**flow/run.sh**
```bash
#!/bin/bash
# the make line also repeats each setting of config.mk as NAME=value (left out here)
make -C /OpenROAD-flow-scripts/flow DESIGN_CONFIG=/design/flow/config.mk WORK_HOME=/design/flow/orfs CLKGATE_MAP_FILE= finish
```
**flow/config.mk**
```make
export PLATFORM = sky130hd
export DESIGN_NAME = rv32i_core
export DESIGN_NICKNAME = rv32i_core
export VERILOG_FILES = /design/flow/design.v
export SDC_FILE = /design/flow/constraint.sdc
export NUM_CORES = 4
export LEC_CHECK = 0
export CAP_MARGIN = 20
export CORE_MARGIN = 2
export CORE_UTILIZATION = 66
export CTS_CLUSTER_SIZE = 33
export SETUP_SLACK_MARGIN = 0.72
export SLEW_MARGIN = 20
```
**flow/constraint.sdc**
```tcl
create_clock -name core_clock -period 6.35 [get_ports {clk}]
set_input_delay 1.2700 -clock core_clock [delete_from_list [all_inputs] [get_ports {clk}]]
set_output_delay 1.2700 -clock core_clock [all_outputs]
set_load 0.01 [all_outputs]
```
**flow/design.v**
```verilog
`timescale 1ns / 1ps
module alu(
  input wire [31:0] a,
  input wire [31:0] b,
  input wire [2:0] funct3,
  input wire [6:0] funct7,
  input wire [6:0] opcode,
  output reg [31:0] result
);
  always @(*) begin
    case (funct3)
      3'b000: result = (opcode == 7'b0110011 && funct7 == 7'b0100000) ? a - b : a + b;   
      3'b111: result = a & b;                                                           
      3'b110: result = a | b;                                                           
      3'b100: result = a ^ b;                                                           
      3'b001: result = a << b[4:0];                                                     
      3'b101: result = (funct7 == 7'b0100000) ? $signed(a) >>> b[4:0] : a >> b[4:0];     
      3'b010: result = ($signed(a) < $signed(b)) ? 32'b1 : 32'b0;                        
      3'b011: result = (a < b) ? 32'b1 : 32'b0;                                           
      default: result = 32'hDEAD_BEEF;
    endcase
  end
endmodule
`timescale 1ns/1ps
module reg_file (input wire clk, input wire [4:0] rs1, rs2, rd, input wire we, input wire [31:0] wd, output wire [31:0] rd1, rd2);
  reg [31:0] regs [0:31];
  assign rd1=(rs1==0)?0:regs[rs1];
  assign rd2=(rs2==0)?0:regs[rs2];
  always @(posedge clk) begin
    if (we && rd!=0)
      regs[rd]<=wd;
  end
endmodule
`timescale 1ns / 1ps
module rv32i_core #(parameter XLEN=32, REG_COUNT=32)(
  input wire clk,
  input wire rst,
  input wire [31:0] instr,
  input wire [31:0] mem_rdata,
  output reg signed [31:0] pc,
  output wire [31:0] mem_addr,
  output wire [31:0] mem_wdata,
  output wire mem_we
);
  reg [31:0] instr_reg;
  reg [31:0] pc_reg;
  wire [6:0] opcode = instr_reg[6:0];
  wire [4:0] rd     = instr_reg[11:7];
  wire [2:0] funct3 = instr_reg[14:12];
  wire [4:0] rs1    = instr_reg[19:15];
  wire [4:0] rs2    = instr_reg[24:20];
  wire [6:0] funct7 = instr_reg[31:25];
  wire signed [31:0] imm_i = $signed({{20{instr_reg[31]}}, instr_reg[31:20]});
  wire signed [31:0] imm_s = $signed({{20{instr_reg[31]}}, instr_reg[31:25], instr_reg[11:7]});
  wire signed [31:0] imm_b = $signed({{19{instr_reg[31]}}, instr_reg[31], instr_reg[7], instr_reg[30:25], instr_reg[11:8], 1'b0});
  wire [31:0]         imm_u = {instr_reg[31:12], 12'b0};
  wire signed [31:0] imm_j = $signed({{11{instr_reg[31]}}, instr_reg[31], instr_reg[19:12], instr_reg[20], instr_reg[30:21], 1'b0});
  wire [31:0] reg_rdata1, reg_rdata2;
  wire [31:0] writeback_data;
  wire writeback_en;
  reg_file regfile (
    .clk(clk),
    .rs1(rs1),
    .rs2(rs2),
    .rd(rd),
    .we(writeback_en),
    .wd(writeback_data),
    .rd1(reg_rdata1),
    .rd2(reg_rdata2)
  );
  wire [31:0] alu_operand_b = (opcode == 7'b0010011 || opcode == 7'b0000011 || opcode == 7'b1100111) ? imm_i :
                              (opcode == 7'b0100011) ? imm_s :
                              reg_rdata2;
  wire [31:0] alu_result;
  alu alu_inst (
    .a(reg_rdata1),
    .b(alu_operand_b),
    .funct3(funct3),
    .funct7(funct7),
    .opcode(opcode),
    .result(alu_result)
  );
  assign writeback_en = (opcode == 7'b0010011 ||   
                         opcode == 7'b0110011 ||   
                         opcode == 7'b0000011 ||   
                         opcode == 7'b1101111 ||   
                         opcode == 7'b1100111 ||   
                         opcode == 7'b0010111 ||   
                         opcode == 7'b0110111);    
  assign writeback_data = (opcode == 7'b0000011) ? mem_rdata :
                          (opcode == 7'b1101111 || opcode == 7'b1100111) ? pc_reg + 4 :
                          (opcode == 7'b0010111 || opcode == 7'b0110111) ? imm_u :
                          alu_result;
  reg [31:0] mem_addr_reg, mem_wdata_reg;
  reg mem_we_reg;
  assign mem_addr  = mem_addr_reg;
  assign mem_wdata = mem_wdata_reg;
  assign mem_we    = mem_we_reg;
  reg branch_taken;
  reg signed [31:0] branch_target;
  always @(*) begin
    branch_taken  = 0;
    branch_target = pc_reg + 4;
    if (opcode == 7'b1100011) begin
      case (funct3)
        3'b000: branch_taken = (reg_rdata1 == reg_rdata2);
        3'b001: branch_taken = (reg_rdata1 != reg_rdata2);
        3'b100: branch_taken = ($signed(reg_rdata1) < $signed(reg_rdata2));
        3'b101: branch_taken = ($signed(reg_rdata1) >= $signed(reg_rdata2));
        3'b110: branch_taken = (reg_rdata1 < reg_rdata2);
        3'b111: branch_taken = (reg_rdata1 >= reg_rdata2);
      endcase
      branch_target = pc_reg + imm_b;
    end
  end
  always @(posedge clk or posedge rst) begin
    if (rst) begin
      pc <= 0;
      pc_reg <= 0;
      instr_reg <= 0;
      mem_addr_reg <= 0;
      mem_wdata_reg <= 0;
      mem_we_reg <= 0;
    end else begin
      pc_reg <= pc;
      instr_reg <= instr;
      case (opcode)
        7'b1100011: pc <= branch_taken ? branch_target : pc_reg + 4;
        7'b1101111: pc <= pc_reg + imm_j;
        7'b1100111: pc <= (reg_rdata1 + imm_i) & ~32'b1;
        default:    pc <= pc_reg + 4;
      endcase
      mem_we_reg <= 0;
      case (opcode)
        7'b0100011: begin
          mem_addr_reg  <= reg_rdata1 + imm_s;
          mem_wdata_reg <= reg_rdata2;
          mem_we_reg    <= 1;
        end
        7'b0000011: begin
          mem_addr_reg <= reg_rdata1 + imm_i;
        end
      endcase
    end
  end
endmodule
```
==> results of run 1 <==
-- repair_timing --
item	4_1_cts
endpoints found under the setup margin	969
buffers inserted	75
gates resized	312
cloned	23
pin swaps	49
-- through the flow --
| step | area (µm²) | util [%] |
|---|---|---|
| 3_3_place_gp | 75600 | 72.7 |
| 2_1_floorplan | 69900 | - |
| 4_1_cts | 82000 | 78.9 |
| 3_5_place_dp | 75600 | 72.7 |
-- metal layers --
| metal | overflow | GRT usage, % |
|---|---|---|
| met5 | 0 | 53.1 |
| met4 | 5 | 76.0 |
| met3 | 1 | 73.6 |
| met2 | 2 | 91.7 |
| met1 | 0 | 82.0 |
==> ds_physical_params.txt, run 1 <==
Summary of implementation characteristics

Parameter                              Value

Synth
  Simple-gate share of the synthesized area    7.74%
  Most used standard cell by instance count after synthesis    edfxtp_1
  Share of flip-flops with an asynchronous set or reset    13.6%
  Total of warnings raised by yosys    3
  Total standard cell area after synthesis    69400 µm²
  Post-synthesis register bit count    1185
  Yosys Instances    5720
  Average cell area after synthesis    12.1 µm²
  Synth cell count leaders    edfxtp_1, a21oi_1, mux2i_1
  Portion of the post-synthesis area used by sequential elements    50.1%
  Compound-gate portion of the synthesized area    15.1%
  Ranking of synthesized cells by area    edfxtp_1, mux4_2, mux2i_1
  Instance tally after logic synthesis    5720
  Fraction of synthesized cell area taken by the top area cell type    44.3%
  YS chip area    69400 µm²
  Adder-Cell Fraction of Synth Area    3.92%
  Primary FF master, synth    edfxtp_1
  Post-synth mux share    17.7%
  Xor and xnor area share after synthesis    2.09%
  Netlist cell types    99
  Top logic family    multiplexers
  Number of synthesized flops with an enable pin    1024
  Area leader, netlist    edfxtp_1

Floorplan
  Area of the core region    104000 µm²
  Total die area    108000 µm²
  IO Count    163
  Horizontal die dimension    328 µm
  Share of the core filled by cells before placement    66.8%
  Die extent in y    328 µm
  Num rows    118

Place
  Setup WS pre-CTS    -521 ps
  Estimated wirelength of the detail-placed design    217000 µm
  Gpl congestion    1.10
  Count of buffers from port buffering    162
  Count of placed standard cells including taps    7331

Clocking
  Number of sinks handled by clock tree synthesis    1185
  CTS Buf Count    114
  Clock H-tree levels    3
  Bufs on Longest Clock Path    3
  Clk root buf    clkbuf_16
  Hold-fix buffers at CTS    0

Run status
  Error msg    [ERROR GRT-0116] Global routing finished with congestion. Check the congestion regions in the DRC Viewer.
  Result of the run    did not finish
  Stage at which the run stopped    5_1_grt

Global route
  Total global-route track usage    81.3%
  Congestion Overflow GR    8
==> run 2, diff against run 1 <==
- CORE_UTILIZATION: 66 -> 61
- CTS_CLUSTER_DIAMETER: not set -> 318
- CTS_CLUSTER_SIZE: 33 -> not set
- SETUP_SLACK_MARGIN: 0.72 -> -0.37
- clock period: 6.35 -> 4.85 ns (I/O delays scaled with it)
==> run 2 against run 1 <==
  * The run again fails in 5_1_grt
  * Synthesized area unchanged
  * Die size increased by 8.1%
  * Synthesized cell count unchanged
==> ds_physical_params.txt, run 2 <==
Summary of implementation characteristics

Parameter                              Value

Place
  Count of placed standard cells including taps    8236
  Count of buffers from port buffering    162
  Instance area after placement    82300 µm²
  Estimated wirelength of the detail-placed design    227000 µm
  Setup WS pre-CTS    -2000 ps
  Gpl congestion    1.11

Synth
  Compound-gate portion of the synthesized area    15.1%
  Total of warnings raised by yosys    3
  Fraction of synthesized cell area taken by the top area cell type    44.3%
  Netlist cell types    99
  Post-synthesis register bit count    1185
  Instance tally after logic synthesis    5720
  Share of flip-flops with an asynchronous set or reset    13.6%
  Adder-Cell Fraction of Synth Area    3.92%
  Xor and xnor area share after synthesis    2.09%
  Total standard cell area after synthesis    69400 µm²
  Simple-gate share of the synthesized area    7.74%
  Portion of the post-synthesis area used by sequential elements    50.1%
  Primary FF master, synth    edfxtp_1
  Ranking of synthesized cells by area    edfxtp_1, mux4_2, mux2i_1
  Post-synth mux share    17.7%
  Average cell area after synthesis    12.1 µm²
  Yosys Instances    5720
  Area leader, netlist    edfxtp_1
  YS chip area    69400 µm²
  Top logic family    multiplexers
  Synth cell count leaders    edfxtp_1, a21oi_1, mux2i_1
  Most used standard cell by instance count after synthesis    edfxtp_1
  Number of synthesized flops with an enable pin    1024

Clocking
  Number of sinks handled by clock tree synthesis    1185
  CTS Buf Count    117
  Clock H-tree levels    3
  Clk root buf    clkbuf_16
  Bufs on Longest Clock Path    3

Global route
  Total global-route track usage    86.3%
  Congestion Overflow GR    517

Floorplan
  Share of the core filled by cells before placement    61.6%
  Total die area    117000 µm²
  Die extent in y    341 µm
  Area of the core region    113000 µm²
  Horizontal die dimension    341 µm
  Num rows    123
  IO Count    163

Run status
  Stage at which the run stopped    5_1_grt
  Result of the run    did not finish
  Error msg    [ERROR GRT-0232] Routing congestion too high. Check the congestion heatmap in the GUI.
-- run 2: repair_timing --
action | in CTS
resized | 147
setup buffers | 14
gates cloned | 3
pin swaps | 19
endpoints found under the setup margin | 1044
hold buffers | 0
-- run 2: stage by stage --
| step | setup TNS (ps) | power, mW |
|---|---|---|
| after floorplan | -573400 | 17.3 |
| after detailed placement | -1255000 | 22.6 |
| after CTS | -821930 | 32.3 |
| after global placement | -1080290 | 22.4 |
-- run 2: routing by layer --
metal,GRT usage (%),overflow
met5,63.1,15
met4,81.5,152
met3,79.8,73
met2,95.4,206
met1,86.9,71
==> run 3, diff against run 2 <==
- CORE_UTILIZATION: 61 -> 20
- CTS_CLUSTER_DIAMETER: 318 -> not set
- SETUP_SLACK_MARGIN: -0.37 -> not set
- clock period: 4.85 -> 13.8 ns (I/O delays scaled with it)
==> run 3 against run 2 <==
  * Die size rose to 3.0 times the previous value
  * Synthesized cell count did not move
  * The run now finishes clean
  * Synthesized area did not move
==> ds_physical_params.txt, run 3 <==
Physical design parameters

Parameter                              Value

Drt
  Violation count after the first detailed-routing iteration    7824
  Via count of the routed design    55300
  Count of unresolved DRC violations after routing    0
  Detail-routed net length per standard cell    29.3 µm
  First-pass iteration count of the detailed router    8
  Total length of routed wires    309000 µm
  Number of routed nets with antenna violations    0
  Via-per-instance ratio    5.25

Synth
  Post-synth mux share    17.7%
  Simple-gate share of the synthesized area    7.74%
  Area leader, netlist    edfxtp_1
  Netlist cell types    99
  Yosys Instances    5720
  Ranking of synthesized cells by area    edfxtp_1, mux4_2, mux2i_1
  Compound-gate portion of the synthesized area    15.1%
  Most used standard cell by instance count after synthesis    edfxtp_1
  Primary FF master, synth    edfxtp_1
  Adder-Cell Fraction of Synth Area    3.92%
  Top logic family    multiplexers
  Number of synthesized flops with an enable pin    1024
  Synth cell count leaders    edfxtp_1, a21oi_1, mux2i_1
  Average cell area after synthesis    12.1 µm²
  Share of flip-flops with an asynchronous set or reset    13.6%
  Post-synthesis register bit count    1185
  Instance tally after logic synthesis    5720
  Fraction of synthesized cell area taken by the top area cell type    44.3%
  Total of warnings raised by yosys    3
  Total standard cell area after synthesis    69400 µm²
  Xor and xnor area share after synthesis    2.09%
  Portion of the post-synthesis area used by sequential elements    50.1%
  YS chip area    69400 µm²

Power and ir drop
  Sw Share    33.8%
  NetSw    3.62 mW
  Top pwr grp    registers
  Power drawn by the sequential cells    4.31 mW
  Power share of the sequential group    40.2%
  Share of total power in combinational logic    28.1%
  Total combinational power    3.02 mW
  Power per cell area    131 nW/µm²
  Peak supply drop    0.000115 V
  Clock net power    3.40 mW
  Relative contribution of the clock network to total power    31.7%
  Internal    7.10 mW
  Lkg Pwr    28.1 nW

Hold path
  Hold endpoint    pc_reg[12]
  Hold crit path type    register to register
  Launch instance of the worst min-delay path    pc[12]
  Hold path depth    0

Floorplan
  Share of the core filled by cells before placement    20.1%
  Num rows    216
  Horizontal die dimension    593 µm
  Die extent in y    593 µm
  IO Count    163
  Area of the core region    346000 µm²
  Total die area    352000 µm²

Critical path
  Class of the most critical setup path    register to register
  Element type at the critical path start    register
  Crit path largest cell delay    950 ps
  Worst reg2reg endpoint    regfile.regs[30][30]
  Launching element of the worst setup path    instr_reg[16]
  Path depth of the worst reg2reg path    21
  Highest net fanout along the worst path    93
  Master of the slowest instance on the critical path    nor4_1
  Critical Path End    regfile.regs[30][30]
  Worst r2r src    instr_reg[16]
  Worst endpoint required time    14400 ps
  Combined buffer and inverter count along the critical path    4
  Cells traversed along the worst timing path    buf_12, or3_2, buf_4, o21ai_0, nor4_1, nor4_1, and2_1, inv_1, fa_1, nand2b_1, a21oi_1, o211ai_1, a211oi_1, o21ai_0, a211oi_1, o22ai_1, o21ba_2, a211o_1, nand3_1, a21o_1, buf_4
  Endpoint arrival time on the critical path    9630 ps
  R2R setup slack    4770 ps
  Crit. path cell count    21
  Delay-heaviest family, CP    AND-OR/OR-AND gates
  Endpoint kind of the worst setup timing path    register

Timing
  Number of hold-slack violations in the final timing report    0
  Final worst slack    4770 ps
  Setup TNS Final    0 ps
  Final Hold Slack    374 ps
  Slew headroom    20.8%
  Maximum clock frequency    111 MHz
  Setup repair after global routing missed its margin    no
  Slew at the pin closest to its max-slew limit    1190 ps
  Total setup violations reported at the end of the flow    0
  Worst clock skew    141 ps
  Final number of max-transition violations    0
  Ratio of final minimum period to clock period    65.5%
  Post-layout min period    9030 ps

Clocking
  Number of sinks handled by clock tree synthesis    1185
  Clock H-tree levels    3
  Clock Pin Slew Worst Setup and Hold Paths    60 ps
  # resized after CTS    0
  TritonCTS clock tree    yes
  Clk ins delay skew pair    870 ps
  Clk root buf    clkbuf_16
  CTS Buf Count    119
  Hold-fix buffers at CTS    0
  Number of post-CTS setup repair buffers    0
  Bufs on Longest Clock Path    3

Place
  Estimated wirelength of the detail-placed design    209000 µm
  Setup WS pre-CTS    4710 ps
  Count of buffers from port buffering    162
  Gpl congestion    0.977
  Count of placed standard cells including taps    10300

Flow run
  Maximum capacitance violations    0
  Stage-log warning count    98

Global route
  Wire length of the first global-routing pass    423000 µm
  Congestion Overflow GR    0
  Number of antenna violations at the first check in global routing    16
  Via count of the first global-routing pass    53500
  Global-route met3 utilization    4.19%
  Met2 global-route usage    26.3%
  Pin count of the biggest net entering global routing    136
  Gr busiest metal    met2
  Total global-route track usage    16.9%
  Global-route met1 utilization    21.7%

Finish
  # nets final    6141
  Tally of non-filler cells in the final layout    10600
  Layout Area Growth over Synthesis    17.5%

Run status
  Result of the run  no timing/DRC/antenna violations
run 3: per-layer routing:
layer	up-vias	share of wire [%]
met5	-	0.070
met2	3649	45
met3	718	11
met4	12	5.6
li1	22800	-
met1	28200	39
run 3: metrics by stage:
step           area (µm²)  total power [mW]  util [%]
2_1_floorplan       69500              6.04         -
3_3_place_gp        77400              7.30      22.4
3_5_place_dp        77500              7.30      22.4
4_1_cts             81500              10.7      23.6
5_1_grt             81600              11.1      23.6
6_report            81600              10.7      23.6
run 3: cell type report:
| type | instances | area, µm² |
|---|---|---|
| Multi-Input combinational cell | 4010 | 32900 |
| Sequential cell | 1185 | 34800 |
| Timing Repair Buffer | 394 | 3460 |
| Tap cell | 4578 | 5730 |
| Clock inverter | 70 | 900 |
| Clock buffer | 155 | 3160 |
| Inverter | 151 | 574 |
| Antenna cell | 8 | 20.0 |
| Fill cell | 36300 | 264000 |
==> run 4, diff against run 3 <==
- ABC_AREA: not set -> 1
- CORE_UTILIZATION: 20 -> 65
- CTS_CLUSTER_DIAMETER: not set -> 34
- PLACE_DENSITY: not set -> 0.76
- SETUP_SLACK_MARGIN: not set -> 1.79
- TNS_END_PERCENT: not set -> 5
- clock period: 13.8 -> 7.74 ns (I/O delays scaled with it)
==> run 4 against run 3 <==
  * The flow now stops in 5_1_grt
  * Synthesized area up 3.7%
  * Die size down 68%
  * Synthesized cell count up 51%
==> ds_physical_params.txt, run 4 <==
Summary of implementation characteristics

Parameter                              Value

Run status
  Result of the run    did not finish
  Stage at which the run stopped    5_1_grt
  Error msg    [ERROR GRT-0232] Routing congestion too high. Check the congestion heatmap in the GUI.

Synth
  Compound-gate portion of the synthesized area    19.8%
  Most used standard cell by instance count after synthesis    nand2_1
  Top logic family    AND-OR/OR-AND gates
  YS chip area    72000 µm²
  Synth cell count leaders    nand2_1, o21ai_0, edfxtp_1
  Average cell area after synthesis    8.32 µm²
  Area leader, netlist    edfxtp_1
  Total standard cell area after synthesis    72000 µm²
  Post-synthesis register bit count    1185
  Yosys Instances    8653
  Primary FF master, synth    edfxtp_1
  Share of flip-flops with an asynchronous set or reset    13.6%
  Fraction of synthesized cell area taken by the top area cell type    42.7%
  Ranking of synthesized cells by area    edfxtp_1, nand2_1, o21ai_0
  Number of synthesized flops with an enable pin    1024
  Adder-Cell Fraction of Synth Area    3.78%
  Xor and xnor area share after synthesis    1.14%
  Simple-gate share of the synthesized area    19.8%
  Portion of the post-synthesis area used by sequential elements    48.3%
  Netlist cell types    65
  Total of warnings raised by yosys    3
  Post-synth mux share    0.195%
  Instance tally after logic synthesis    8653

Clocking
  Clk root buf    clkbuf_16
  Clock H-tree levels    4
  Bufs on Longest Clock Path    3
  Number of sinks handled by clock tree synthesis    1185
  CTS Buf Count    180

Global route
  Total global-route track usage    78.9%
  Congestion Overflow GR    163

Floorplan
  IO Count    163
  Area of the core region    110000 µm²
  Num rows    122
  Die extent in y    337 µm
  Total die area    113000 µm²
  Share of the core filled by cells before placement    65.3%
  Horizontal die dimension    337 µm

Place
  Estimated wirelength of the detail-placed design    214000 µm
  Count of placed standard cells including taps    10000
  Count of buffers from port buffering    162
  Gpl congestion    1.17
run 4: repair_timing:
action                                 CTS
setup buffers                           44
resized                                137
setup endpoints to repair              865
cloned                                  11
pin swaps                               10
endpoints found under the hold margin    0
hold buffers                             0
run 4: routing by layer:
| metal | GRT overflow | GRT usage (%) |
|---|---|---|
| met3 | 16 | 66.8 |
| met2 | 71 | 90.9 |
| met1 | 13 | 80.8 |
| met5 | 2 | 48.4 |
| met4 | 61 | 74.8 |
run 4: metrics by stage:
step	area, µm²	setup WS [ps]	power, mW
4_1_cts	83300	1740	21.6
3_5_place_dp	75700	780	13.0
2_1_floorplan	72100	1840	10.8
3_3_place_gp	75700	790	12.9
==> run 5, diff against run 4 <==
- ABC_AREA: 1 -> not set
- CELL_PAD_IN_SITES_DETAIL_PLACEMENT: not set -> 0
- CORE_UTILIZATION: 65 -> 57
- CTS_CLUSTER_DIAMETER: 34 -> not set
- MIN_ROUTING_LAYER: not set -> met1
- PLACE_DENSITY: 0.76 -> not set
- SETUP_SLACK_MARGIN: 1.79 -> -0.4
- TNS_END_PERCENT: 5 -> 85
- clock period: 7.74 -> 6.83 ns (I/O delays scaled with it)
==> run 5 against run 4 <==
  * Now fails the layout checks on setup timing
  * Die size up 9.9%
  * Synthesized cell count down 34%
  * Synthesized area down 3.5%
==> ds_physical_params.txt, run 5 <==
Physical design parameters

Parameter                              Value

Power and ir drop
  Power per cell area    275 nW/µm²
  Internal    14.7 mW
  Top pwr grp    registers
  Peak supply drop    0.000340 V
  Power drawn by the sequential cells    8.69 mW
  Total combinational power    6.31 mW
  Relative contribution of the clock network to total power    31.6%
  Total design power    21.9 mW
  Share of total power in combinational logic    28.8%
  Clock net power    6.93 mW
  Sw Share    33.1%
  NetSw    7.26 mW
  Power share of the sequential group    39.6%
  Lkg Pwr    29.2 nW

Critical path
  Crit path largest cell delay    730 ps
  Path depth of the worst reg2reg path    20
  Element type at the critical path start    register
  R2R setup slack    -330 ps
  Crit. path cell count    20
  Worst reg2reg endpoint    pc[28]
  Master of the slowest instance on the critical path    dfrtp_4
  Endpoint kind of the worst setup timing path    register
  Most prevalent standard cell on the critical path    buf_4
  Combined buffer and inverter count along the critical path    4
  Highest net fanout along the worst path    25
  Delay-heaviest family, CP    AND-OR/OR-AND gates
  Launching element of the worst setup path    instr_reg[15]
  Critical Path End    pc[28]
  Endpoint arrival time on the critical path    7780 ps
  Worst endpoint required time    7450 ps
  Worst r2r src    instr_reg[15]
  Class of the most critical setup path    register to register
  Cells traversed along the worst timing path    buf_4, mux2i_1, o21ai_0, nor4b_1, or4_1, buf_4, nor2_1, buf_4, ha_1, nand4_1, nor2_1, a2111o_1, a211o_1, a211oi_1, xnor2_1, a21oi_2, buf_12, a21oi_1, o22ai_1, a221o_1

Clocking
  TritonCTS clock tree    yes
  CTS Buf Count    119
  Bufs on Longest Clock Path    3
  Hold-fix buffers at CTS    0
  Number of sinks handled by clock tree synthesis    1185
  Clock Pin Slew Worst Setup and Hold Paths    60 ps
  Clk ins delay skew pair    790 ps
  Clock H-tree levels    3
  Clk root buf    clkbuf_16

Global route
  Wire length of the first global-routing pass    411000 µm
  Pin count of the biggest net entering global routing    136
  Total global-route track usage    46.5%
  Number of antenna violations at the first check in global routing    7
  Via count of the first global-routing pass    55400
  Congestion Overflow GR    0

Timing
  Post-layout min period    7160 ps
  Number of hold-slack violations in the final timing report    0
  Ratio of final minimum period to clock period    105%
  Final worst slack    -329 ps
  Total setup violations reported at the end of the flow    137
  Maximum clock frequency    140 MHz
  Slew headroom    15.3%
  Slew at the pin closest to its max-slew limit    1260 ps
  Worst clock skew    69.5 ps
  Final number of max-transition violations    0
  Setup TNS Final    -21540 ps

Run status
  SO Faults    setup timing
  Result of the run    complete, but fails checks

Synth
  Compound-gate portion of the synthesized area    15.1%
  Total of warnings raised by yosys    3
  Area leader, netlist    edfxtp_1
  Ranking of synthesized cells by area    edfxtp_1, mux4_2, mux2i_1
  Simple-gate share of the synthesized area    7.74%
  Portion of the post-synthesis area used by sequential elements    50.1%
  Average cell area after synthesis    12.1 µm²
  Top logic family    multiplexers
  Post-synthesis register bit count    1185
  Yosys Instances    5720
  Fraction of synthesized cell area taken by the top area cell type    44.3%
  Number of synthesized flops with an enable pin    1024
  Netlist cell types    99
  Synth cell count leaders    edfxtp_1, a21oi_1, mux2i_1
  Instance tally after logic synthesis    5720
  Xor and xnor area share after synthesis    2.09%
  Total standard cell area after synthesis    69400 µm²
  Primary FF master, synth    edfxtp_1
  YS chip area    69400 µm²
  Most used standard cell by instance count after synthesis    edfxtp_1
  Post-synth mux share    17.7%
  Share of flip-flops with an asynchronous set or reset    13.6%
  Adder-Cell Fraction of Synth Area    3.92%

Drt
  Count of unresolved DRC violations after routing    0
  Number of routed nets with antenna violations    0
  Violation count after the first detailed-routing iteration    9196
  Via count of the routed design    57300
  Detail-routed net length per standard cell    37.8 µm
  First-pass iteration count of the detailed router    8
  Total length of routed wires    294000 µm
  Via-per-instance ratio    7.37

Hold path
  Launch instance of the worst min-delay path    pc[12]
  Hold path depth    0
  Hold endpoint    pc_reg[12]
  Hold crit path type    register to register

Finish
  Tally of non-filler cells in the final layout    7775
  # nets final    6322
  Count of filler cells inserted in the layout    9048
  Layout Area Growth over Synthesis    14.8%

Floorplan
  Horizontal die dimension    353 µm
  Die extent in y    353 µm
  Num rows    128
  IO Count    163
  Share of the core filled by cells before placement    57.2%
  Area of the core region    121000 µm²
  Total die area    125000 µm²

Place
  Estimated wirelength of the detail-placed design    201000 µm
  Count of buffers from port buffering    162
  Count of placed standard cells including taps    7539
  Gpl congestion    1.06

Flow run
  Maximum capacitance violations    0
  Stage-log warning count    98
-- run 5: final cells by class --
| type | instances | area (µm²) | share of cell area, % |
|---|---|---|---|
| repair buffers | 575 | 5230 | 6.57 |
| inverters | 151 | 572 | 0.718 |
| well taps | 1625 | 2030 | 2.55 |
| clock inverters | 75 | 946 | 1.19 |
| multi-input cells | 4010 | 32900 | 41.3 |
| diodes | 9 | 22.5 | 0.0283 |
| clock buffers | 145 | 3160 | 3.96 |
| flip-flops and latches | 1185 | 34800 | 43.7 |
-- run 5: what timing repair did --
item	4_1_cts	5_1_grt
endpoints found under the hold margin	0	0
pin swaps	0	0
gates resized	2	2
endpoints found under the setup margin	64	162
setup buffers	0	6
-- run 5: stage by stage --
stage          worst slack [ps]  util (%)  cell area, µm²  hold slack, ps
2_1_floorplan              -341         -           69500             416
3_3_place_gp               -882      62.2           75500             356
3_5_place_dp               -770      62.2           75500             359
4_1_cts                    -344      65.5           79600             377
5_1_grt                    -383      65.6           79700             386
6_report                   -329      65.6           79700             374
-- run 5: layer usage --
layer  wire [µm]  vias to the layer above  track usage (%)
li1            -                    23200                -
met1      104000                    28400             60.1
met2      127000                     4667             68.4
met3       39500                     1060             13.5
met4       24100                        4             31.2
met5          32                        -                0
==> run 6, diff against run 5 <==
- CELL_PAD_IN_SITES_DETAIL_PLACEMENT: 0 -> not set
- CORE_UTILIZATION: 57 -> 66
- CTS_CLUSTER_SIZE: not set -> 39
- MIN_ROUTING_LAYER: met1 -> not set
- SETUP_SLACK_MARGIN: -0.4 -> 0.75
- TNS_END_PERCENT: 85 -> not set
- clock period: 6.83 -> 6.0 ns (I/O delays scaled with it)
==> run 6 against run 5 <==
  * The run now fails in 5_1_grt
  * Synthesized area is the same
  * Synthesized cell count unchanged
  * Die size down 13%
==> ds_physical_params.txt, run 6 <==
Summary of implementation characteristics

Parameter                              Value

Synth
  Total standard cell area after synthesis    69400 µm²
  Adder-Cell Fraction of Synth Area    3.92%
  Portion of the post-synthesis area used by sequential elements    50.1%
  Yosys Instances    5720
  Share of flip-flops with an asynchronous set or reset    13.6%
  Ranking of synthesized cells by area    edfxtp_1, mux4_2, mux2i_1
  Post-synth mux share    17.7%
  Simple-gate share of the synthesized area    7.74%
  Xor and xnor area share after synthesis    2.09%
  Total of warnings raised by yosys    3
  Netlist cell types    99
  Fraction of synthesized cell area taken by the top area cell type    44.3%
  Compound-gate portion of the synthesized area    15.1%
  Top logic family    multiplexers
  Synth cell count leaders    edfxtp_1, a21oi_1, mux2i_1
  Area leader, netlist    edfxtp_1
  Average cell area after synthesis    12.1 µm²
  Instance tally after logic synthesis    5720
  Primary FF master, synth    edfxtp_1
  YS chip area    69400 µm²
  Number of synthesized flops with an enable pin    1024
  Post-synthesis register bit count    1185
  Most used standard cell by instance count after synthesis    edfxtp_1

Clocking
  CTS Buf Count    115
  Bufs on Longest Clock Path    3
  Clk root buf    clkbuf_16
  Hold-fix buffers at CTS    0
  Number of sinks handled by clock tree synthesis    1185
  Clock H-tree levels    3

Run status
  Error msg    [ERROR GRT-0232] Routing congestion too high. Check the congestion heatmap in the GUI.
  Result of the run    did not finish
  Stage at which the run stopped    5_1_grt

Floorplan
  Die extent in y    328 µm
  Num rows    118
  Share of the core filled by cells before placement    66.8%
  IO Count    163
  Area of the core region    104000 µm²
  Total die area    108000 µm²
  Horizontal die dimension    328 µm

Global route
  Congestion Overflow GR    153
  Total global-route track usage    81.0%

Place
  Count of buffers from port buffering    162
  Gpl congestion    1.12
  Setup WS pre-CTS    -453 ps
  Estimated wirelength of the detail-placed design    212000 µm
## run 6: repair_timing
item,in CTS
setup endpoints to repair,1074
pin swaps,29
gates resized,171
setup buffers,27
gates cloned,12
## run 6: layer usage
metal  track usage, %  GRT overflow
met2             91.7            75
met5             53.2             0
met1             82.2             6
met3             71.4            12
met4             76.8            60
## run 6: per-stage QoR
stage	area (µm²)	instances	utilization (%)	hold WS, ps	TNS [ps]
floorplan	70000	5751	-	416	0
global placement	76800	7469	73.9	358	-65480
detailed placement	76800	7469	73.9	362	-113330
CTS	82000	7722	78.8	377	0
==> run 7, diff against run 6 <==
- CELL_PAD_IN_SITES_DETAIL_PLACEMENT: not set -> 0
- CTS_CLUSTER_SIZE: 39 -> 40
- MIN_ROUTING_LAYER: not set -> met1
- SETUP_SLACK_MARGIN: 0.75 -> -0.4
- TNS_END_PERCENT: not set -> 5
- clock period: 6.0 -> 5.95 ns (I/O delays scaled with it)
==> run 7 against run 6 <==
  * The flow again stops in 5_1_grt
  * Synthesized cell count did not move
  * Die size did not move
  * Synthesized area did not move
==> ds_physical_params.txt, run 7 <==
Summary of implementation characteristics

Parameter                              Value

Run status
  Result of the run    did not finish
  Stage at which the run stopped    5_1_grt
  Error msg    [ERROR GRT-0232] Routing congestion too high. Check the congestion heatmap in the GUI.

Clocking
  Clk root buf    clkbuf_16
  Number of sinks handled by clock tree synthesis    1185
  Clock H-tree levels    3
  CTS Buf Count    114
  Bufs on Longest Clock Path    3
  Number of post-CTS setup repair buffers    0

Synth
  Adder-Cell Fraction of Synth Area    3.92%
  Simple-gate share of the synthesized area    7.74%
  Xor and xnor area share after synthesis    2.09%
  Instance tally after logic synthesis    5720
  Number of synthesized flops with an enable pin    1024
  Netlist cell types    99
  YS chip area    69400 µm²
  Compound-gate portion of the synthesized area    15.1%
  Total standard cell area after synthesis    69400 µm²
  Share of flip-flops with an asynchronous set or reset    13.6%
  Synth cell count leaders    edfxtp_1, a21oi_1, mux2i_1
  Portion of the post-synthesis area used by sequential elements    50.1%
  Post-synthesis register bit count    1185
  Area leader, netlist    edfxtp_1
  Ranking of synthesized cells by area    edfxtp_1, mux4_2, mux2i_1
  Total of warnings raised by yosys    3
  Primary FF master, synth    edfxtp_1
  Fraction of synthesized cell area taken by the top area cell type    44.3%
  Yosys Instances    5720
  Post-synth mux share    17.7%
  Average cell area after synthesis    12.1 µm²
  Most used standard cell by instance count after synthesis    edfxtp_1
  Top logic family    multiplexers

Place
  Count of placed standard cells including taps    7491
  Estimated wirelength of the detail-placed design    211000 µm
  Setup WS pre-CTS    -427 ps
  Count of buffers from port buffering    162
  Gpl congestion    1.13

Floorplan
  Num rows    118
  IO Count    163
  Die extent in y    328 µm
  Area of the core region    104000 µm²
  Horizontal die dimension    328 µm
  Total die area    108000 µm²
  Share of the core filled by cells before placement    66.8%

Global route
  Congestion Overflow GR    511
  Total global-route track usage    86.6%
## run 7: repair_timing
item | CTS
gates resized | 17
endpoints found under the setup margin | 277
hold buffers | 0
hold endpoints to repair | 0
cloned | 1
## run 7: metrics by stage
step / util [%] / cell area, µm²
after global placement: 74.2 / 77100
after floorplan: - / 69600
after detailed placement: 74.2 / 77100
after CTS: 77.9 / 81000
## run 7: layer usage
| metal | GRT overflow | GRT usage, % |
|---|---|---|
| met5 | 7 | 64.9 |
| met4 | 177 | 82.4 |
| met3 | 60 | 78.2 |
| met2 | 201 | 95.6 |
| met1 | 66 | 88.0 |
==> run 8, diff against run 7 <==
- CTS_CLUSTER_SIZE: 40 -> 41
- clock period: 5.95 -> 5.93 ns (I/O delays scaled with it)
==> run 8 against run 7 <==
  * The flow again stops in 5_1_grt
  * Synthesized area unchanged
  * Synthesized cell count unchanged
  * Die size unchanged
==> ds_physical_params.txt, run 8 <==
Summary of implementation characteristics

Parameter                              Value

Synth
  Total standard cell area after synthesis    69400 µm²
  Simple-gate share of the synthesized area    7.74%
  Compound-gate portion of the synthesized area    15.1%
  Post-synthesis register bit count    1185
  Synth cell count leaders    edfxtp_1, a21oi_1, mux2i_1
  Yosys Instances    5720
  Top logic family    multiplexers
  Area leader, netlist    edfxtp_1
  Share of flip-flops with an asynchronous set or reset    13.6%
  Instance tally after logic synthesis    5720
  Netlist cell types    99
  Primary FF master, synth    edfxtp_1
  Portion of the post-synthesis area used by sequential elements    50.1%
  Ranking of synthesized cells by area    edfxtp_1, mux4_2, mux2i_1
  Post-synth mux share    17.7%
  Fraction of synthesized cell area taken by the top area cell type    44.3%
  Adder-Cell Fraction of Synth Area    3.92%
  Total of warnings raised by yosys    3
  Number of synthesized flops with an enable pin    1024
  YS chip area    69400 µm²
  Average cell area after synthesis    12.1 µm²
  Most used standard cell by instance count after synthesis    edfxtp_1
  Xor and xnor area share after synthesis    2.09%

Floorplan
  Share of the core filled by cells before placement    66.8%
  Die extent in y    328 µm
  Area of the core region    104000 µm²
  Total die area    108000 µm²
  Num rows    118
  Horizontal die dimension    328 µm
  IO Count    163

Clocking
  Clock H-tree levels    3
  Number of sinks handled by clock tree synthesis    1185
  Clk root buf    clkbuf_16
  Bufs on Longest Clock Path    3
  Hold-fix buffers at CTS    0
  CTS Buf Count    116

Place
  Count of buffers from port buffering    162
  Estimated wirelength of the detail-placed design    214000 µm
  Instance area after placement    77600 µm²
  Gpl congestion    1.14
  Count of placed standard cells including taps    7566

Global route
  Total global-route track usage    80.1%
  Congestion Overflow GR    126

Run status
  Result of the run    did not finish
  Stage at which the run stopped    5_1_grt
  Error msg    [ERROR GRT-0232] Routing congestion too high. Check the congestion heatmap in the GUI.
## run 8: timing repair
item	CTS
resized	40
setup buffers	3
pin swaps	2
gates cloned	2
setup endpoints to repair	671
## run 8: routing by layer
metal | track usage [%] | GRT overflow
met5 | 53.5 | 0
met4 | 74.3 | 52
met3 | 69.2 | 8
met2 | 92.0 | 64
met1 | 81.7 | 2
## run 8: stage by stage
step	setup WS (ps)	hold WS [ps]	power (mW)
4_1_cts	-426	372	25.8
3_5_place_dp	-1320	360	17.5
3_3_place_gp	-1180	356	17.4
2_1_floorplan	-465	416	14.1
==> run 9, diff against run 8 <==
- ABC_AREA: not set -> 0
- CELL_PAD_IN_SITES_DETAIL_PLACEMENT: 0 -> not set
- CELL_PAD_IN_SITES_GLOBAL_PLACEMENT: not set -> 0
- CORE_UTILIZATION: 66 -> 70
- CTS_CLUSTER_SIZE: 41 -> 44
- MIN_ROUTING_LAYER: met1 -> met2
- SETUP_SLACK_MARGIN: -0.4 -> -0.31
- SLEW_MARGIN: 20 -> 0
- TNS_END_PERCENT: 5 -> 35
- clock period: 5.93 -> 15.1 ns (I/O delays scaled with it)
==> run 9 against run 8 <==
  * The run again fails in 5_1_grt
  * Synthesized area unchanged
  * Die size is 5.6% lower
  * Synthesized cell count is the same
==> ds_physical_params.txt, run 9 <==
Summary of implementation characteristics

Parameter                              Value

Synth
  Top logic family    multiplexers
  Instance tally after logic synthesis    5720
  Ranking of synthesized cells by area    edfxtp_1, mux4_2, mux2i_1
  Portion of the post-synthesis area used by sequential elements    50.1%
  Total standard cell area after synthesis    69400 µm²
  Synth cell count leaders    edfxtp_1, a21oi_1, mux2i_1
  YS chip area    69400 µm²
  Adder-Cell Fraction of Synth Area    3.92%
  Area leader, netlist    edfxtp_1
  Most used standard cell by instance count after synthesis    edfxtp_1
  Average cell area after synthesis    12.1 µm²
  Yosys Instances    5720
  Compound-gate portion of the synthesized area    15.1%
  Netlist cell types    99
  Total of warnings raised by yosys    3
  Post-synthesis register bit count    1185
  Share of flip-flops with an asynchronous set or reset    13.6%
  Simple-gate share of the synthesized area    7.74%
  Post-synth mux share    17.7%
  Primary FF master, synth    edfxtp_1
  Fraction of synthesized cell area taken by the top area cell type    44.3%
  Number of synthesized flops with an enable pin    1024
  Xor and xnor area share after synthesis    2.09%

Clocking
  Hold-fix buffers at CTS    0
  Clock H-tree levels    3
  Bufs on Longest Clock Path    3
  Number of sinks handled by clock tree synthesis    1185
  CTS Buf Count    115
  Clk root buf    clkbuf_16
  # resized after CTS    0
  Number of post-CTS setup repair buffers    0

Run status
  Result of the run    did not finish
  Error msg    [ERROR GRT-0116] Global routing finished with congestion. Check the congestion regions in the DRC Viewer.
  Stage at which the run stopped    5_1_grt

Global route
  Total global-route track usage    106%
  Congestion Overflow GR    5593

Floorplan
  Total die area    102000 µm²
  Die extent in y    319 µm
  Horizontal die dimension    319 µm
  Area of the core region    98300 µm²
  IO Count    163
  Share of the core filled by cells before placement    70.6%
  Num rows    115

Place
  Instance area after placement    73000 µm²
  Gpl congestion    1.29
  Estimated wirelength of the detail-placed design    203000 µm
  Count of buffers from port buffering    162
run 9: metal layers:
metal,GRT usage [%],GRT overflow
met2,102,1374
met1,-,-
met3,116,3082
met5,110,441
met4,95.4,696
run 9: through the flow:
stage	total power, mW	setup WS (ps)	cells
after detailed placement	6.57	5840	6992
after floorplan	5.52	7450	5751
after CTS	9.60	5340	7202
after global placement	6.51	6280	6988
==> run 10, diff against run 9 <==
- ABC_AREA: 0 -> not set
- CELL_PAD_IN_SITES_DETAIL_PLACEMENT: not set -> 0
- CELL_PAD_IN_SITES_GLOBAL_PLACEMENT: 0 -> not set
- CORE_UTILIZATION: 70 -> 66
- CTS_CLUSTER_DIAMETER: not set -> 320
- CTS_CLUSTER_SIZE: 44 -> 39
- MIN_ROUTING_LAYER: met2 -> met1
- SETUP_SLACK_MARGIN: -0.31 -> -0.4
- SLEW_MARGIN: 0 -> 20
- TNS_END_PERCENT: 35 -> 5
- clock period: 15.1 -> 5.24 ns (I/O delays scaled with it)
==> run 10 against run 9 <==
  * The run again fails in 5_1_grt
  * Synthesized area did not move
  * Die size rose by 6.0%
  * Synthesized cell count did not move
==> ds_physical_params.txt, run 10 <==
Summary of implementation characteristics

Parameter                              Value

Run status
  Result of the run    did not finish
  Stage at which the run stopped    5_1_grt
  Error msg    [ERROR GRT-0232] Routing congestion too high. Check the congestion heatmap in the GUI.

Synth
  Adder-Cell Fraction of Synth Area    3.92%
  Post-synthesis register bit count    1185
  Instance tally after logic synthesis    5720
  Ranking of synthesized cells by area    edfxtp_1, mux4_2, mux2i_1
  Area leader, netlist    edfxtp_1
  Simple-gate share of the synthesized area    7.74%
  Number of synthesized flops with an enable pin    1024
  YS chip area    69400 µm²
  Most used standard cell by instance count after synthesis    edfxtp_1
  Yosys Instances    5720
  Share of flip-flops with an asynchronous set or reset    13.6%
  Top logic family    multiplexers
  Total standard cell area after synthesis    69400 µm²
  Average cell area after synthesis    12.1 µm²
  Xor and xnor area share after synthesis    2.09%
  Compound-gate portion of the synthesized area    15.1%
  Fraction of synthesized cell area taken by the top area cell type    44.3%
  Portion of the post-synthesis area used by sequential elements    50.1%
  Synth cell count leaders    edfxtp_1, a21oi_1, mux2i_1
  Total of warnings raised by yosys    3
  Post-synth mux share    17.7%
  Primary FF master, synth    edfxtp_1
  Netlist cell types    99

Floorplan
  Horizontal die dimension    328 µm
  Share of the core filled by cells before placement    66.8%
  Area of the core region    104000 µm²
  Num rows    118
  Total die area    108000 µm²
  IO Count    163
  Die extent in y    328 µm

Clocking
  Number of sinks handled by clock tree synthesis    1185
  Clock H-tree levels    2
  Clk root buf    clkbuf_16
  Bufs on Longest Clock Path    3
  CTS Buf Count    36

Place
  Gpl congestion    1.14
  Count of buffers from port buffering    162
  Estimated wirelength of the detail-placed design    218000 µm
  Count of placed standard cells including taps    7925

Global route
  Congestion Overflow GR    159
  Total global-route track usage    81.2%
## run 10: per-layer routing
metal | GRT usage (%) | overflow
met5 | 49.9 | 1
met4 | 77.0 | 73
met3 | 71.2 | 5
met2 | 92.6 | 76
met1 | 82.3 | 4
## run 10: stage by stage
stage	TNS, ps	setup slack [ps]	cell area, µm²
2_1_floorplan	-278550	-532	69800
3_3_place_gp	-455320	-992	80600
3_5_place_dp	-675150	-1240	80600
4_1_cts	-424800	-709	82900
## run 10: timing repair
action | CTS
hold buffers | 0
gates cloned | 10
resized | 178
hold endpoints to repair | 0
setup buffers | 21
endpoints found under the setup margin | 868
pin swaps | 31
==> run 11, diff against run 10 <==
- CELL_PAD_IN_SITES_DETAIL_PLACEMENT: 0 -> not set
- CORE_UTILIZATION: 66 -> 24
- CTS_CLUSTER_DIAMETER: 320 -> 261
- CTS_CLUSTER_SIZE: 39 -> not set
- MIN_ROUTING_LAYER: met1 -> not set
- PLACE_DENSITY: not set -> 0.69
- SETUP_SLACK_MARGIN: -0.4 -> not set
- SLEW_MARGIN: 20 -> 40
- TNS_END_PERCENT: 5 -> 20
- clock period: 5.24 -> 7.67 ns (I/O delays scaled with it)
==> run 11 against run 10 <==
  * Synthesized cell count unchanged
  * Now clean on timing, DRC and antenna
  * Die size rose to 2.7 times the previous value
  * Synthesized area unchanged
==> ds_physical_params.txt, run 11 <==
Physical design parameters

Parameter                              Value

Critical path
  Crit path largest cell delay    590 ps
  Launching element of the worst setup path    instr_reg[22]
  Path depth of the worst reg2reg path    21
  Worst r2r src    instr_reg[22]
  Delay-heaviest family, CP    AND-OR/OR-AND gates
  Combined buffer and inverter count along the critical path    4
  Element type at the critical path start    register
  Master of the slowest instance on the critical path    dfrtp_4
  Endpoint kind of the worst setup timing path    register
  Cells traversed along the worst timing path    inv_1, nand2_2, buf_12, o221ai_1, o22ai_1, nor3_1, o21ai_1, o21a_1, ha_1, inv_1, nor3_1, nand3_1, o31ai_1, o21ai_0, a211oi_1, o22ai_1, o21ba_2, o21ai_0, a21o_1, o211ai_1, buf_12
  Worst endpoint required time    8180 ps
  Crit. path cell count    21
  Worst reg2reg endpoint    regfile.regs[0][0]
  Highest net fanout along the worst path    32
  Class of the most critical setup path    register to register
  Endpoint arrival time on the critical path    7890 ps
  Critical Path End    regfile.regs[0][0]
  R2R setup slack    290 ps

Synth
  Fraction of synthesized cell area taken by the top area cell type    44.3%
  Adder-Cell Fraction of Synth Area    3.92%
  Ranking of synthesized cells by area    edfxtp_1, mux4_2, mux2i_1
  Top logic family    multiplexers
  Compound-gate portion of the synthesized area    15.1%
  Total standard cell area after synthesis    69400 µm²
  Synth cell count leaders    edfxtp_1, a21oi_1, mux2i_1
  Instance tally after logic synthesis    5720
  Portion of the post-synthesis area used by sequential elements    50.1%
  YS chip area    69400 µm²
  Xor and xnor area share after synthesis    2.09%
  Simple-gate share of the synthesized area    7.74%
  Number of synthesized flops with an enable pin    1024
  Share of flip-flops with an asynchronous set or reset    13.6%
  Primary FF master, synth    edfxtp_1
  Area leader, netlist    edfxtp_1
  Total of warnings raised by yosys    3
  Yosys Instances    5720
  Post-synth mux share    17.7%
  Most used standard cell by instance count after synthesis    edfxtp_1
  Average cell area after synthesis    12.1 µm²
  Post-synthesis register bit count    1185
  Netlist cell types    99

Drt
  Number of routed nets with antenna violations    0
  First-pass iteration count of the detailed router    6
  Via-per-instance ratio    5.73
  Total length of routed wires    314000 µm
  Via count of the routed design    56500
  Detail-routed net length per standard cell    31.7 µm
  Count of unresolved DRC violations after routing    0
  Violation count after the first detailed-routing iteration    8395

Finish
  Layout Area Growth over Synthesis    18.5%
  Sequential Area    34800 µm²
  Multi-input gate area    33000 µm²
  # nets final    6260
  Count of filler cells inserted in the layout    29100
  Area of all placed cells without fillers    82300 µm²

Place
  Gpl congestion    0.998
  Instance area after placement    77900 µm²
  Count of buffers from port buffering    162
  Estimated wirelength of the detail-placed design    217000 µm

Floorplan
  Num rows    197
  Area of the core region    288000 µm²
  Die extent in y    542 µm
  Total die area    294000 µm²
  Share of the core filled by cells before placement    24.1%
  Horizontal die dimension    542 µm
  IO Count    163

Global route
  Total global-route track usage    20.5%
  Congestion Overflow GR    0
  Number of antenna violations at the first check in global routing    20
  Pin count of the biggest net entering global routing    95
  Wire length of the first global-routing pass    432000 µm
  Via count of the first global-routing pass    54600

Power and ir drop
  Power drawn by the sequential cells    7.78 mW
  Sw Share    33.8%
  Top pwr grp    registers
  Total combinational power    5.54 mW
  Peak supply drop    0.000242 V
  Share of total power in combinational logic    28.1%
  Relative contribution of the clock network to total power    32.5%
  Clock net power    6.40 mW
  Internal    13.0 mW
  Power share of the sequential group    39.4%
  NetSw    6.67 mW
  Total design power    19.7 mW
  Power per cell area    240 nW/µm²
  Lkg Pwr    29.0 nW

Timing
  Total setup violations reported at the end of the flow    0
  Final number of max-transition violations    0
  Slew at the pin closest to its max-slew limit    978 ps
  Setup TNS Final    0 ps
  Slew headroom    34.8%
  Number of hold-slack violations in the final timing report    0
  Worst clock skew    93.2 ps
  Maximum clock frequency    135 MHz
  Ratio of final minimum period to clock period    96.2%
  Setup repair after global routing missed its margin    no
  Post-layout min period    7380 ps

Clocking
  TritonCTS clock tree    yes
  Clock H-tree levels    3
  Clk ins delay skew pair    860 ps
  Hold-fix buffers at CTS    0
  Clk root buf    clkbuf_16
  Number of sinks handled by clock tree synthesis    1185
  Clock Pin Slew Worst Setup and Hold Paths    60 ps
  Bufs on Longest Clock Path    3
  CTS Buf Count    121

Hold path
  Launch instance of the worst min-delay path    pc[15]
  Hold endpoint    pc_reg[15]
  Hold path depth    0
  Hold crit path type    register to register

Flow run
  Maximum capacitance violations    0
  Stage-log warning count    92

Run status
  Result of the run  no timing/DRC/antenna violations
run 11: stage by stage:
stage	hold WS [ps]	util (%)	setup slack (ps)	instances
2_1_floorplan	416	-	15.4	5751
5_1_grt	365	28.6	37.2	9868
3_5_place_dp	358	27.1	380	9635
3_3_place_gp	359	26.9	288	9623
4_1_cts	354	28.6	316	9864
6_report	354	28.6	288	9875
run 11: area by class of cell:
class	instances	area share (%)
Tap cell	3781	5.75
Multi-Input combinational cell	4010	40.1
Sequential cell	1185	42.3
Inverter	151	0.698
Timing Repair Buffer	511	5.90
Antenna cell	8	0.0243
Clock buffer	139	3.81
Clock inverter	90	1.43
run 11: what timing repair did:
item,in CTS,in global routing
endpoints found under the hold margin,0,0
setup buffers,0,1
endpoints found under the setup margin,0,40
resized,0,1
run 11: per-layer routing:
layer  track usage, %  part of all wire, %
met1             25.7                   37
met5                0                0.030
met4             11.2                  6.4
met2             32.1                   45
met3             5.46                   12
==> run 12, diff against run 11 <==
- CORE_UTILIZATION: 24 -> 66
- CTS_CLUSTER_DIAMETER: 261 -> not set
- CTS_CLUSTER_SIZE: not set -> 40
- PLACE_DENSITY: 0.69 -> not set
- SETUP_SLACK_MARGIN: not set -> 0.63
- SLEW_MARGIN: 40 -> 20
- TNS_END_PERCENT: 20 -> not set
- clock period: 7.67 -> 6.19 ns (I/O delays scaled with it)
==> run 12 against run 11 <==
  * The flow now stops in 5_1_grt
  * Synthesized cell count did not move
  * Synthesized area did not move
  * Die size fell by 63%
==> ds_physical_params.txt, run 12 <==
Summary of implementation characteristics

Parameter                              Value

Run status
  Result of the run    did not finish
  Stage at which the run stopped    5_1_grt
  Error msg    [ERROR GRT-0232] Routing congestion too high. Check the congestion heatmap in the GUI.

Synth
  Netlist cell types    99
  Post-synth mux share    17.7%
  Ranking of synthesized cells by area    edfxtp_1, mux4_2, mux2i_1
  Compound-gate portion of the synthesized area    15.1%
  Adder-Cell Fraction of Synth Area    3.92%
  Top logic family    multiplexers
  Post-synthesis register bit count    1185
  YS chip area    69400 µm²
  Portion of the post-synthesis area used by sequential elements    50.1%
  Most used standard cell by instance count after synthesis    edfxtp_1
  Number of synthesized flops with an enable pin    1024
  Average cell area after synthesis    12.1 µm²
  Fraction of synthesized cell area taken by the top area cell type    44.3%
  Area leader, netlist    edfxtp_1
  Instance tally after logic synthesis    5720
  Primary FF master, synth    edfxtp_1
  Yosys Instances    5720
  Xor and xnor area share after synthesis    2.09%
  Synth cell count leaders    edfxtp_1, a21oi_1, mux2i_1
  Total standard cell area after synthesis    69400 µm²
  Total of warnings raised by yosys    3
  Share of flip-flops with an asynchronous set or reset    13.6%
  Simple-gate share of the synthesized area    7.74%

Clocking
  Bufs on Longest Clock Path    3
  Number of sinks handled by clock tree synthesis    1185
  Clock H-tree levels    3
  CTS Buf Count    115
  Hold-fix buffers at CTS    0
  Clk root buf    clkbuf_16

Place
  Estimated wirelength of the detail-placed design    204000 µm
  Instance area after placement    75800 µm²
  Count of buffers from port buffering    162
  Count of placed standard cells including taps    7351
  Gpl congestion    1.11

Floorplan
  Share of the core filled by cells before placement    66.8%
  IO Count    163
  Die extent in y    328 µm
  Total die area    108000 µm²
  Num rows    118
  Horizontal die dimension    328 µm
  Area of the core region    104000 µm²

Global route
  Total global-route track usage    90.7%
  Congestion Overflow GR    1041
==> run 12: through the flow <==
step | worst slack, ps | util [%] | hold slack [ps]
3_3_place_gp | -515 | 72.9 | 359
4_1_cts | 180 | 77.8 | 382
3_5_place_dp | -751 | 72.9 | 361
2_1_floorplan | 582 | - | 416
==> run 12: per-layer routing <==
metal  overflow  GRT usage, %
met4        299          87.9
met1        184          91.3
met5         30          67.9
met3        172          85.9
met2        356          97.2
==> run 12: what timing repair did <==
| item | 4_1_cts |
|---|---|
| cloned | 12 |
| endpoints found under the setup margin | 968 |
| resized | 132 |
| pin swaps | 14 |
| setup buffers | 25 |
==> run 13, diff against run 12 <==
- CAP_MARGIN: 20 -> 25
- CELL_PAD_IN_SITES_DETAIL_PLACEMENT: not set -> 1
- CORE_MARGIN: 2 -> 6
- CORE_UTILIZATION: 66 -> 26
- CTS_CLUSTER_DIAMETER: not set -> 393
- CTS_CLUSTER_SIZE: 40 -> 14
- GPL_ROUTABILITY_DRIVEN: not set -> 1
- GPL_TIMING_DRIVEN: not set -> 1
- MAX_ROUTING_LAYER: not set -> met5
- PLACE_DENSITY_LB_ADDON: not set -> 0.29
- SETUP_SLACK_MARGIN: 0.63 -> not set
- TNS_END_PERCENT: not set -> 25
- clock period: 6.19 -> 4.98 ns (I/O delays scaled with it)
==> run 13 against run 12 <==
  * The layout now fails its checks (setup timing)
  * Die size rose to 2.6 times the previous value
  * Synthesized cell count unchanged
  * Synthesized area unchanged
==> ds_physical_params.txt, run 13 <==
Physical design parameters

Parameter                              Value

Power and ir drop
  Power per cell area    331 nW/µm²
  Power share of the sequential group    39.2%
  Power drawn by the sequential cells    11.9 mW
  Top pwr grp    registers
  Relative contribution of the clock network to total power    24.4%
  Internal    19.8 mW
  Total combinational power    11.1 mW
  Lkg Pwr    34.4 nW
  Peak supply drop    0.000278 V
  NetSw    10.5 mW
  Clock net power    7.38 mW
  Share of total power in combinational logic    36.5%
  Sw Share    34.7%

Synth
  Simple-gate share of the synthesized area    7.74%
  Post-synthesis register bit count    1185
  Primary FF master, synth    edfxtp_1
  Fraction of synthesized cell area taken by the top area cell type    44.3%
  Yosys Instances    5720
  Portion of the post-synthesis area used by sequential elements    50.1%
  YS chip area    69400 µm²
  Most used standard cell by instance count after synthesis    edfxtp_1
  Total of warnings raised by yosys    3
  Synth cell count leaders    edfxtp_1, a21oi_1, mux2i_1
  Instance tally after logic synthesis    5720
  Adder-Cell Fraction of Synth Area    3.92%
  Average cell area after synthesis    12.1 µm²
  Ranking of synthesized cells by area    edfxtp_1, mux4_2, mux2i_1
  Share of flip-flops with an asynchronous set or reset    13.6%
  Area leader, netlist    edfxtp_1
  Post-synth mux share    17.7%
  Xor and xnor area share after synthesis    2.09%
  Compound-gate portion of the synthesized area    15.1%
  Netlist cell types    99
  Number of synthesized flops with an enable pin    1024
  Total standard cell area after synthesis    69400 µm²
  Top logic family    multiplexers

Hold path
  Hold crit path type    register to register
  Launch instance of the worst min-delay path    pc[28]
  Hold endpoint    pc_reg[28]
  Hold path depth    0

Place
  Count of buffers from port buffering    162
  Gpl congestion    0.998
  Estimated wirelength of the detail-placed design    251000 µm
  Setup WS pre-CTS    -1880 ps

Timing
  Setup TNS Final    -647660 ps
  Setup repair after global routing missed its margin    yes
  Final worst slack    -886 ps
  Slew headroom    27.5%
  Number of hold-slack violations in the final timing report    0
  Worst clock skew    56.7 ps
  Final number of max-transition violations    0
  Post-layout min period    5870 ps
  Maximum clock frequency    170 MHz
  Ratio of final minimum period to clock period    118%
  Total setup violations reported at the end of the flow    1074
  Slew at the pin closest to its max-slew limit    1080 ps

Flow run
  Maximum capacitance violations    0
  Stage-log warning count    95

Critical path
  Endpoint arrival time on the critical path    6460 ps
  Delay-heaviest family, CP    AND-OR/OR-AND gates
  Crit path largest cell delay    500 ps
  Class of the most critical setup path    register to register
  Most prevalent standard cell on the critical path    buf_12
  Worst r2r src    instr_reg[22]
  Combined buffer and inverter count along the critical path    5
  Master of the slowest instance on the critical path    mux4_2
  Cells traversed along the worst timing path    buf_12, buf_6, mux4_2, mux2_2, and2_1, a2111o_1, nand2_2, ha_4, nor3_4, nand2_2, a211o_4, a211o_4, buf_4, a31oi_4, a31oi_1, nor2_1, a221oi_2, xnor2_2, a221o_1, a22oi_2, buf_12, buf_12
  Launching element of the worst setup path    instr_reg[22]
  Path depth of the worst reg2reg path    22
  Critical Path End    regfile.regs[9][22]
  R2R setup slack    -890 ps
  Worst endpoint required time    5580 ps
  Worst reg2reg endpoint    regfile.regs[9][22]
  Endpoint kind of the worst setup timing path    register
  Highest net fanout along the worst path    16
  Element type at the critical path start    register
  Crit. path cell count    22

Clocking
  CTS Buf Count    94
  Clk root buf    clkbuf_16
  Clock Pin Slew Worst Setup and Hold Paths    90 ps
  Clock H-tree levels    3
  Bufs on Longest Clock Path    3
  Number of sinks handled by clock tree synthesis    1185
  TritonCTS clock tree    yes
  Clk ins delay skew pair    790 ps

Drt
  Via-per-instance ratio    5.67
  First-pass iteration count of the detailed router    6
  Number of routed nets with antenna violations    0
  Total length of routed wires    349000 µm
  Detail-routed net length per standard cell    32.8 µm
  Violation count after the first detailed-routing iteration    6383
  Count of unresolved DRC violations after routing    0
  Via count of the routed design    60400

Global route
  Total global-route track usage    23.9%
  Congestion Overflow GR    0
  Number of antenna violations at the first check in global routing    8
  Wire length of the first global-routing pass    482000 µm
  Via count of the first global-routing pass    61900
  Pin count of the biggest net entering global routing    90

Floorplan
  IO Count    163
  Horizontal die dimension    529 µm
  Num rows    189
  Die extent in y    529 µm
  Total die area    280000 µm²
  Share of the core filled by cells before placement    26.2%
  Area of the core region    265000 µm²

Run status
  SO Faults    setup timing
  Result of the run    complete, but fails checks

Finish
  Layout Area Growth over Synthesis    31.8%
  # nets final    7330
  Multi-input gate area    34000 µm²
  Sequential Area    34800 µm²
  Count of filler cells inserted in the layout    28700
[run 13: timing repair]
action	4_1_cts	5_1_grt
setup endpoints to repair	1078	1080
cloned	9	5
gates resized	193	113
hold buffers	0	0
buffers inserted	39	30
pin swaps	55	53
[run 13: per-layer routing]
layer / vias to the layer above / part of all wire [%] / GRT usage [%] / wire length (µm)
li1: 25100 / - / - / -
met1: 31600 / 40 / 31.0 / 141000
met2: 2942 / 46 / 38.5 / 159000
met3: 756 / 7.1 / 3.21 / 24800
met4: 4 / 7.0 / 13.9 / 24300
met5: - / 0.0095 / 0 / 33
[run 13: area by class of cell]
type	count	share of cell area [%]
Antenna cell	3	0.00821
Clock buffer	143	2.80
Clock inverter	7	0.148
Inverter	151	0.632
Multi-Input combinational cell	4010	37.2
Sequential cell	1185	38.1
Tap cell	3533	4.83
Timing Repair Buffer	1608	16.3
[run 13: through the flow]
step                std cells  cell area, µm²  util (%)  hold WS (ps)  power, mW
floorplan                5751           70000         -           416       16.8
global placement        10400           86500      32.6           359       22.3
detailed placement      10400           86500      32.6           365       22.5
CTS                     10600           90600      34.2           361       30.1
global route            10600           91500      34.5           380       31.3
finish                  10600           91500      34.5           364       30.3
==> run 14, diff against run 13 <==
- CAP_MARGIN: 25 -> 20
- CELL_PAD_IN_SITES_DETAIL_PLACEMENT: 1 -> not set
- CORE_MARGIN: 6 -> 2
- CORE_UTILIZATION: 26 -> 45
- CTS_CLUSTER_DIAMETER: 393 -> not set
- CTS_CLUSTER_SIZE: 14 -> not set
- GPL_ROUTABILITY_DRIVEN: 1 -> not set
- GPL_TIMING_DRIVEN: 1 -> not set
- MAX_ROUTING_LAYER: met5 -> not set
- PLACE_DENSITY_LB_ADDON: 0.29 -> not set
- TNS_END_PERCENT: 25 -> not set
- clock period: 4.98 -> 5.69 ns (I/O delays scaled with it)
==> run 14 against run 13 <==
  * The layout still fails its checks (setup timing)
  * Utilization increased by 24 points
  * Non-clock buffer count decreased by 306
  * Critical path type unchanged
  * Setup slack improved by 730 ps
  * Largest cell class is now combinational gates
  * Flip-flop count unchanged
  * Synthesized area unchanged
  * Largest power group unchanged
  * Via count decreased by 0.95%
  * Combinational power decreased by about 20%
  * Routed wire length decreased by 10%
  * Sequential power decreased by about 10%
  * Synthesized cell count unchanged
  * Sequential share of layout area increased by 0.67 points
  * First-iteration DRC count increased by 31%
==> ds_physical_params.txt, run 14 <==
Physical design parameters

Parameter                              Value

Synth
  Total of warnings raised by yosys    3
  Post-synth mux share    17.7%
  Ranking of synthesized cells by area    edfxtp_1, mux4_2, mux2i_1
  YS chip area    69400 µm²
  Area leader, netlist    edfxtp_1
  Number of synthesized flops with an enable pin    1024
  Yosys Instances    5720
  Instance tally after logic synthesis    5720
  Fraction of synthesized cell area taken by the top area cell type    44.3%
  Netlist cell types    99
  Portion of the post-synthesis area used by sequential elements    50.1%
  Total standard cell area after synthesis    69400 µm²
  Average cell area after synthesis    12.1 µm²
  Synth cell count leaders    edfxtp_1, a21oi_1, mux2i_1
  Adder-Cell Fraction of Synth Area    3.92%
  Primary FF master, synth    edfxtp_1
  Simple-gate share of the synthesized area    7.74%
  Post-synthesis register bit count    1185
  Compound-gate portion of the synthesized area    15.1%
  Most used standard cell by instance count after synthesis    edfxtp_1
  Share of flip-flops with an asynchronous set or reset    13.6%
  Xor and xnor area share after synthesis    2.09%
  Top logic family    multiplexers

Place
  Setup WS pre-CTS    -1180 ps
  Estimated wirelength of the detail-placed design    216000 µm
  Count of placed standard cells including taps    8522
  Gpl congestion    1.13
  Count of buffers from port buffering    162

Power and ir drop
  Relative contribution of the clock network to total power    30.7%
  NetSw    9.51 mW
  Lkg Pwr    33.8 nW
  Clock net power    8.74 mW
  Top pwr grp    registers
  Peak supply drop    0.000314 V
  Power per cell area    316 nW/µm²
  Power drawn by the sequential cells    10.4 mW
  Total design power    28.4 mW
  Sw Share    33.4%
  Internal    18.9 mW
  Share of total power in combinational logic    32.6%
  Power share of the sequential group    36.6%
  Total combinational power    9.28 mW

Critical path
  Launching element of the worst setup path    instr_reg[22]
  Master of the slowest instance on the critical path    o211ai_1
  Delay-heaviest family, CP    AND-OR/OR-AND gates
  Element type at the critical path start    register
  Path depth of the worst reg2reg path    15
  Crit. path cell count    15
  Worst reg2reg endpoint    regfile.regs[30][31]
  R2R setup slack    -160 ps
  Endpoint kind of the worst setup timing path    register
  Cells traversed along the worst timing path    buf_4, mux4_2, mux4_2, a311o_1, o21ai_4, inv_2, buf_4, buf_4, o32ai_1, buf_4, o22ai_1, mux2i_1, o221ai_1, o211ai_1, o32a_4
  Endpoint arrival time on the critical path    6450 ps
  Worst r2r src    instr_reg[22]
  Most prevalent standard cell on the critical path    buf_4
  Highest net fanout along the worst path    40
  Class of the most critical setup path    register to register
  Crit path largest cell delay    1040 ps
  Combined buffer and inverter count along the critical path    5
  Worst endpoint required time    6290 ps
  Critical Path End    regfile.regs[30][31]

Floorplan
  Share of the core filled by cells before placement    45.2%
  Total die area    157000 µm²
  Num rows    144
  Area of the core region    154000 µm²
  Horizontal die dimension    397 µm
  IO Count    163
  Die extent in y    397 µm

Drt
  Count of unresolved DRC violations after routing    0
  Number of routed nets with antenna violations    0
  Via-per-instance ratio    6.69
  Violation count after the first detailed-routing iteration    8370
  Total length of routed wires    314000 µm
  Via count of the routed design    59800
  First-pass iteration count of the detailed router    6
  Detail-routed net length per standard cell    35.1 µm

Timing
  Ratio of final minimum period to clock period    103%
  Total setup violations reported at the end of the flow    259
  Slew headroom    14.3%
  Final number of max-transition violations    0
  Maximum clock frequency    171 MHz
  Slew at the pin closest to its max-slew limit    1280 ps
  Final worst slack    -161 ps
  Number of hold-slack violations in the final timing report    0
  Post-layout min period    5850 ps
  Worst clock skew    55.0 ps
  Setup repair after global routing missed its margin    yes

Finish
  Tally of non-filler cells in the final layout    8938
  Utilization after layout    58.5%
  # nets final    7064
  Layout Area Growth over Synthesis    29.5%
  Count of filler cells inserted in the layout    12500

Flow run
  Maximum capacitance violations    0
  Stage-log warning count    94

Global route
  Number of antenna violations at the first check in global routing    12
  Total global-route track usage    38.5%
  Pin count of the biggest net entering global routing    80
  Via count of the first global-routing pass    56900
  Wire length of the first global-routing pass    429000 µm
  Congestion Overflow GR    0

Hold path
  Hold crit path type    register to register
  Hold endpoint    pc_reg[21]
  Launch instance of the worst min-delay path    pc[21]
  Hold path depth    0

Run status
  SO Faults    setup timing
  Result of the run    complete, but fails checks

Clocking
  Clk ins delay skew pair    810 ps
  CTS Buf Count    132
  Clock H-tree levels    4
  TritonCTS clock tree    yes
  Hold-fix buffers at CTS    0
  Clk root buf    clkbuf_16
  Number of sinks handled by clock tree synthesis    1185
  Bufs on Longest Clock Path    3
  Clock Pin Slew Worst Setup and Hold Paths    60 ps
## run 14: area by class of cell
type | instances | area [µm²] | share of cell area [%]
Antenna cell | 5 | 12.5 | 0.0139
Clock buffer | 162 | 3460 | 3.84
Clock inverter | 77 | 963 | 1.07
Inverter | 151 | 581 | 0.646
Multi-Input combinational cell | 4012 | 34800 | 38.7
Sequential cell | 1185 | 34800 | 38.7
Tap cell | 2044 | 2560 | 2.85
Timing Repair Buffer | 1302 | 12700 | 14.1
## run 14: through the flow
| step | hold slack (ps) | instance area [µm²] | TNS (ps) |
|---|---|---|---|
| global route | 383 | 89900 | -64320 |
| finish | 369 | 89900 | -12820 |
| CTS | 370 | 87400 | -65.5 |
| floorplan | 416 | 69800 | 0 |
| global placement | 359 | 81100 | -314030 |
| detailed placement | 362 | 81100 | -333710 |
## run 14: layer usage
layer / global-route usage [%] / wire length (µm)
met1: 49.0 / 114000
met2: 60.5 / 142000
met3: 8.24 / 34300
met4: 22.9 / 23700
met5: 0 / 185
## run 14: timing repair
item | in CTS | in global routing
buffers inserted | 69 | 79
endpoints found under the setup margin | 769 | 774
endpoints found under the hold margin | 0 | 0
cloned | 10 | 20
pin swaps | 52 | 119
resized | 218 | 306
Power figures rest on the tool's default switching activity, not on a simulated workload.
